==> flow/design.v (excerpt) <==
module USER_PRJ1 #( parameter pADDR_WIDTH   = 12,
                   parameter pDATA_WIDTH   = 32
                 )
(
  output wire                        awready,
  output wire                        arready,
  output wire                        wready,
  output wire                        rvalid,
  output wire  [(pDATA_WIDTH-1) : 0] rdata,
  input  wire                        awvalid,
  input  wire                [11: 0] awaddr,
  input  wire                        arvalid,
  input  wire                [11: 0] araddr,
  input  wire                        wvalid,
  input  wire  [(pDATA_WIDTH-1) : 0] wdata,
  input  wire                        rready,
  input  wire                        ss_tvalid,
  input  wire  [(pDATA_WIDTH-1) : 0] ss_tdata,
  input  wire                        sm_tready,
  output wire                        ss_tready,
  output wire                        sm_tvalid,
  output wire  [(pDATA_WIDTH-1) : 0] sm_tdata,
  input  wire                        axi_clk,
  input  wire                        axi_reset_n
);
wire [3:0]  tap_WE;
wire        tap_EN;
wire [11:0] tap_A;
wire [31:0] tap_Di, tap_Do;
bram11 tap_ram(
    .clk(axi_clk),
    .we(|tap_WE),
    .re(tap_EN),
    .waddr(tap_A),
    .raddr(tap_A),
    .wdi(tap_Di),
    .rdo(tap_Do)
);
wire [3:0]  data_WE;
wire        data_EN;
wire [11:0] data_A;
wire [31:0] data_Di, data_Do;
bram11 data_ram(
    .clk(axi_clk),
    .we(|data_WE),
    .re(data_EN),
    .waddr(data_A),
    .raddr(data_A),
    .wdi(data_Di),
    .rdo(data_Do)
);
fir inst_fir(
    .awready(awready),
    .wready(wready),
    .awvalid(awvalid),
    .awaddr(awaddr),
    .wvalid(wvalid),
    .wdata(wdata),
    .arready(arready),
    .rready(rready),
    .arvalid(arvalid),
    .araddr(araddr),
  ...
make LEC_CHECK=0 CAP_MARGIN=20 CORE_MARGIN=2 CORE_UTILIZATION=68 CTS_CLUSTER_DIAMETER=45 CTS_CLUSTER_SIZE=23 HOLD_SLACK_MARGIN=-0.09 SETUP_SLACK_MARGIN=2.82 SLEW_MARGIN=20 TNS_END_PERCENT=5 finish   # period 10.2 ns
run.sh (not shown) runs the stock make flow with config.mk's settings and CLKGATE_MAP_FILE=.
==> next run, changes <==
==> flow/config.mk (replaced) <==
export PLATFORM = sky130hd
export DESIGN_NAME = USER_PRJ1
export DESIGN_NICKNAME = USER_PRJ1
export VERILOG_FILES = /design/flow/design.v
export SDC_FILE = /design/flow/constraint.sdc
export NUM_CORES = 4
export LEC_CHECK = 0
export CAP_MARGIN = 20
export CORE_MARGIN = 2
export CORE_UTILIZATION = 31
export SLEW_MARGIN = 20
==> flow/constraint.sdc (replaced) <==
create_clock -name core_clock -period 8.59 [get_ports {axi_clk}]
set_input_delay 1.7180 -clock core_clock [delete_from_list [all_inputs] [get_ports {axi_clk}]]
set_output_delay 1.7180 -clock core_clock [all_outputs]
set_load 0.01 [all_outputs]
Wire length is lower by 1.4%.
Cell area is higher by 0.49%.
Count of clock-buffer cells in the layout is higher by 27.
Worst hold slack is worse by 4.7 ps.
==> next run, changes <==
--- a/flow/config.mk
+++ b/flow/config.mk
@@ -7,5 +7,8 @@
 export LEC_CHECK = 0
+export ABC_AREA = 0
 export CAP_MARGIN = 20
 export CORE_MARGIN = 2
-export CORE_UTILIZATION = 31
+export CORE_UTILIZATION = 72
+export CTS_CLUSTER_SIZE = 44
+export PLACE_DENSITY = 0.36
 export SLEW_MARGIN = 20
==> flow/constraint.sdc (replaced) <==
create_clock -name core_clock -period 4.86 [get_ports {axi_clk}]
set_input_delay 0.9720 -clock core_clock [delete_from_list [all_inputs] [get_ports {axi_clk}]]
set_output_delay 0.9720 -clock core_clock [all_outputs]
set_load 0.01 [all_outputs]
- Now the flow finished but fails on negative setup slack
- count of clock-buffer cells in the layout drops by 16
- wire length came out higher by 5.4%
- global-route usage increases by 23 points
- fmax climbs by 15%
- clock skew hardly moves
- final area increases by 3.1%
- via count came out higher by 11%
- core utilization went up by 50 points
- synthesized cell count does not change
==> next run, changes <==
--- a/flow/config.mk
+++ b/flow/config.mk
@@ -7,3 +7,3 @@
 export LEC_CHECK = 0
-export ABC_AREA = 0
+export ABC_AREA = 1
 export CAP_MARGIN = 20
@@ -11,4 +11,4 @@
 export CORE_UTILIZATION = 72
-export CTS_CLUSTER_SIZE = 44
-export PLACE_DENSITY = 0.36
+export PLACE_DENSITY = 0.4
 export SLEW_MARGIN = 20
+export TNS_END_PERCENT = 5
==> flow/constraint.sdc (replaced) <==
create_clock -name core_clock -period 4.77 [get_ports {axi_clk}]
set_input_delay 0.9540 -clock core_clock [delete_from_list [all_inputs] [get_ports {axi_clk}]]
set_output_delay 0.9540 -clock core_clock [all_outputs]
set_load 0.01 [all_outputs]
After rerunning:
- The new run finished but fails on negative setup slack
- design area grows by 4.4%
- utilization decreases by 0.18 points
- cell count rises by 30%
- via count came out higher by 21%
- routed wire length rises by 8.9%


Setup of run A:
USER_PRJ1 again, from the RTL that the note above started with.
clock: 5.33 ns
lec_check: 0
cap_margin: 40
core_margin: 2
core_utilization: 70
cts_cluster_size: 50
setup_slack_margin: 1.33
slew_margin: 20
The layout from run A, despite a flow that completed every stage, fails the layout checks, with the failing checks listed as setup timing.
For run B, these inputs were changed with respect to run A:
Settings: changing CAP_MARGIN from 40 to 20; changing SETUP_SLACK_MARGIN from 1.33 to 2.82; removing CTS_CLUSTER_SIZE (formerly 50); changing CORE_UTILIZATION from 70 to 56; changing the clock period (ns, I/O delays scaled along) from 5.33 to 10.2.
Results
In summary, run B completed successfully, with a layout that passed the timing, DRC and antenna checks.
Delta (run B minus run A): final non-filler cell area down about 4%, aggregate routed wire length down 2700 microns.
Area growth from synthesis to layout, run A and run B: higher on run A
Fmax | run B vs run A | run B slower
Re first-pass GRT wire length: run A was higher than run B.
Sequential cell area: run A vs run B — no meaningful difference
The inputs of run C differ from those of run B as listed below.
Settings: SETUP_SLACK_MARGIN changed from 2.82 to 1.14; PLACE_DENSITY newly set to 0.65; CORE_UTILIZATION changed from 56 to 72; the clock period (ns, I/O delays scaled along) changed from 10.2 to 6.44.
Findings:
Compared with run B, in run C total non-filler cell area in the finished layout now larger, part of the cycle the worst path needs now larger.
Compared to run B, the routing of run C uses more wire.
Looking only at required time reported for the critical path endpoint, and setting everything else aside, the lower value of run B and run C goes to run C.
Diff run B -> run C | die area | decrease of 20000 sq um
Run C: flow complete, layout not clean; failing: setup timing
Register-to-register slack in run C vs run B: down 3.59 ns
Per the comparison of run C with run B, post-layout instance count excluding filler cells decreased 116, iteration count of the initial detailed-routing pass now sits higher.
#### Input delta (run D over run C)
Settings: clearing SETUP_SLACK_MARGIN, which used to be 1.14; swapping 72 for 40 in CORE_UTILIZATION; clearing PLACE_DENSITY, which used to be 0.65; swapping 6.44 for 8.59 in the clock period (ns, I/O delays scaled along).
Notes after the runs:
- Run D finished all stages; the layout is clean.
- Against run C as the reference, run D delivers a lower global-route usage.
- Taking run C as the reference, in run D total core area picked up an extra about 80%, final non-filler cell area lost about 4%, area taken by multi-input logic gates lost 4.4%.
- Looking at maximum number of pins on one net before global-route repair, run D sits about 100% above run C.
Here is what was changed in the inputs of run E compared with run D.
Settings: CTS_CLUSTER_SIZE: unset -> 43; SETUP_SLACK_MARGIN: unset -> 1.72; PLACE_DENSITY: unset -> 0.66; CORE_UTILIZATION: 40 -> 72; the clock period (ns, I/O delays scaled along): 8.59 -> 5.99.
Results
Run E completed end to end; final checks failed (setup timing).
Run E against run D: overall die area shrank by about 44%; global-route usage grew by 20 points; clock tree buffer count of the final layout grew by about 9%; maximum clock frequency grew by about 11%; worst hold slack shrank by 0.028 ns.
In run E, detailed-route wire length on metal 1 is lower than in run D.
Relative to run E, the following input files were edited for run F:
Settings: clearing CTS_CLUSTER_SIZE, which used to be 43; clearing SETUP_SLACK_MARGIN, which used to be 1.72; swapping 0.66 for 0.4 in PLACE_DENSITY; swapping 5.99 for 5.61 in the clock period (ns, I/O delays scaled along).
Findings:
Post-synth design cell area: run E vs run F identical. Diff run E -> run F | minimum clock period | decrease of 0.15 ns. The non-clock buffer total of the final layout in run E is 1.11 times that in run F. Core utilization ended up 1.6 points lower on run F than on run E. Run F: flow complete, layout not clean; failing: setup timing. Count of cell instances traversed by the critical path for run F: 2 up relative to run E. Deepest level of the CTS H-tree: run F vs run E identical. Comparing run E and run F, the higher final instance area was measured on run E. The measured slew at the worst slew-check pin number comes out lower for run E vs run F.


## build 68
Starting RTL as in the previous note.
Settings: LEC_CHECK=0, ABC_AREA=1, CAP_MARGIN=35, CORE_ASPECT_RATIO=0.72, CORE_MARGIN=2, CORE_UTILIZATION=72, CTS_CLUSTER_DIAMETER=53, CTS_CLUSTER_SIZE=10, HOLD_SLACK_MARGIN=0.26, PLACE_DENSITY=0.4, SLEW_MARGIN=20, TNS_END_PERCENT=5; clock period 4.77 ns.
STATUS run=build 68 STAGES=ALL_DONE FINAL_CHECKS=FAILED CAUSE=setup timing
## Diff of input files: build 43 against build 68
# build 68
export LEC_CHECK = 0
export ABC_AREA = 1
export CAP_MARGIN = 35
export CORE_ASPECT_RATIO = 0.72
export CORE_MARGIN = 2
export CORE_UTILIZATION = 72
export CTS_CLUSTER_DIAMETER = 53
export CTS_CLUSTER_SIZE = 10
export HOLD_SLACK_MARGIN = 0.26
export PLACE_DENSITY = 0.4
export SLEW_MARGIN = 20
export TNS_END_PERCENT = 5
create_clock -name core_clock -period 4.77 [get_ports {axi_clk}]
# build 43
export LEC_CHECK = 0
export ABC_AREA = 1
export CAP_MARGIN = 0
export CORE_ASPECT_RATIO = 0.72
export CORE_MARGIN = 2
export CORE_UTILIZATION = 72
export CTS_CLUSTER_DIAMETER = 373
export CTS_CLUSTER_SIZE = 10
export HOLD_SLACK_MARGIN = 0.26
export PLACE_DENSITY = 0.4
export SLEW_MARGIN = 20
export TNS_END_PERCENT = 5
create_clock -name core_clock -period 4.77 [get_ports {axi_clk}]
[summary]
- Between build 43 and build 68, it is build 43 whose footprint of the multi-input gates is higher, by about 0.5%.
- For build 68, the worst hold-check path type was reg2reg, unlike build 43, where it was in2async.
- Final checks on build 43, whose flow otherwise completed, came back failing, citing setup timing.
- Between build 43 and build 68, it is build 43 whose via density per instance is higher, by 0.027.
#### Input delta (build 55 over build 43)
# build 43
export LEC_CHECK = 0
export ABC_AREA = 1
export CAP_MARGIN = 0
export CORE_ASPECT_RATIO = 0.72
export CORE_MARGIN = 2
export CORE_UTILIZATION = 72
export CTS_CLUSTER_DIAMETER = 373
export CTS_CLUSTER_SIZE = 10
export HOLD_SLACK_MARGIN = 0.26
export PLACE_DENSITY = 0.4
export SLEW_MARGIN = 20
export TNS_END_PERCENT = 5
create_clock -name core_clock -period 4.77 [get_ports {axi_clk}]
# build 55
export LEC_CHECK = 0
export CAP_MARGIN = 20
export CORE_MARGIN = 2
export CORE_UTILIZATION = 40
export SLEW_MARGIN = 20
create_clock -name core_clock -period 9.0 [get_ports {axi_clk}]
Of the two values seen for kind of path behind the tightest hold check, reg2reg was produced by build 55 and in2async by build 43. Build 55: no failed stages, no open violations at the end. Build 55 vs. build 43: number of CTS-inserted buffers now sits lower; core utilization went down 40 points. Build 55 vs build 43: filler cell count up by more than 100%. Sort build 55 and build 43 by via count of the first global-routing pass, ascending, and build 55 comes first. The highest metal layer with signal wires comes out met4 in one run and met5 in the other, namely in build 55 and build 43 respectively. Total global routing track utilization: build 55 vs build 43 down 19 points.
The inputs of build 28 differ from those of build 55 as listed below.
# build 55
export LEC_CHECK = 0
export CAP_MARGIN = 20
export CORE_MARGIN = 2
export CORE_UTILIZATION = 40
export SLEW_MARGIN = 20
create_clock -name core_clock -period 9.0 [get_ports {axi_clk}]
# build 28
export LEC_CHECK = 0
export CAP_MARGIN = 20
export CORE_MARGIN = 2
export CORE_UTILIZATION = 72
export SLEW_MARGIN = 20
create_clock -name core_clock -period 6.84 [get_ports {axi_clk}]
[summary]
- Build 55 finished every step from synthesis to the final layout, and the layout passed the timing, DRC and antenna checks.
- Complete run, failing final checks: build 28, reason setup timing.
- Compared with build 55, build 28 shows first-iteration DRC count higher by 42%.
- Going from build 55 to build 28, fmax saw an increase; worst hold-check slack higher; global routing usage summed across all routing layers shows an increase of 16 points; footprint of the multi-input gates went up about 1.9%.
- On build 28: number of vias in the routed layout is 2259 higher than what build 55 gave.
- Looking only at global-route met1 utilization, and setting everything else aside, the lower value of build 28 and build 55 goes to build 55.
- Compared with build 55, build 28 shows die size lower by 44%.
--- input diff build 28..build 33 ---
# build 28
export LEC_CHECK = 0
export CAP_MARGIN = 20
export CORE_MARGIN = 2
export CORE_UTILIZATION = 72
export SLEW_MARGIN = 20
create_clock -name core_clock -period 6.84 [get_ports {axi_clk}]
# build 33
export LEC_CHECK = 0
export ABC_AREA = 1
export CAP_MARGIN = 20
export CORE_MARGIN = 2
export CORE_UTILIZATION = 72
export CTS_CLUSTER_SIZE = 90
export PLACE_DENSITY_LB_ADDON = 0.2
export SLEW_MARGIN = 20
create_clock -name core_clock -period 4.77 [get_ports {axi_clk}]
==> comparison <==
- Complete run, failing final checks: build 33, reason setup timing.
- Against build 28, build 33 comes in 0.06 ns lower on biggest cell delay along the critical path.
- Post-placement cell area of build 33 exceeds that of build 28 by a little under 10%.
- Number of inserted filler cells in the final layout: build 33 vs build 28 down 357
- Sort build 33 and build 28 by fmax asc -> top: build 28
- In the metrics for build 33 and build 28, the one carrying the lower via count of the first global-routing pass is build 28.
- Compared with build 28, in build 33 post-layout instance area now larger; largest net degree at the start of global routing decreased 1.
- When build 33 is measured against build 28, its final clock skew turns out 0.027 ns higher.
- Sort build 33 and build 28 by average wire per cell in the routed design, descending, and build 28 comes first.
- Build 28 → build 33: count of placed standard cells including taps shows an increase of 1656, wire length reported by the detailed router increased 32%.
For build 34, these inputs were changed with respect to build 33:
# build 33
export LEC_CHECK = 0
export ABC_AREA = 1
export CAP_MARGIN = 20
export CORE_MARGIN = 2
export CORE_UTILIZATION = 72
export CTS_CLUSTER_SIZE = 90
export PLACE_DENSITY_LB_ADDON = 0.2
export SLEW_MARGIN = 20
create_clock -name core_clock -period 4.77 [get_ports {axi_clk}]
# build 34
export LEC_CHECK = 0
export ABC_AREA = 1
export CAP_MARGIN = 20
export CORE_MARGIN = 2
export CORE_UTILIZATION = 51
export SLEW_MARGIN = 20
export TNS_END_PERCENT = 10
create_clock -name core_clock -period 5.78 [get_ports {axi_clk}]
--- outcome ---
- Build 34: complete, dirty (setup timing)
- Largest incremental delay on the critical path: build 33 vs build 34 — no meaningful difference
- From build 33 to build 34 the numbers moved as follows: count of clock-buffer cells in the layout up 9, number of antenna violations at the first check in global routing down 9.
- Core util | build 34 vs build 33 | build 34 lower
- [compare] base=build 33 new=build 34: post-CTS setup buffer count fell by 30, flop-to-flop setup slack rose by 1.38 ns.
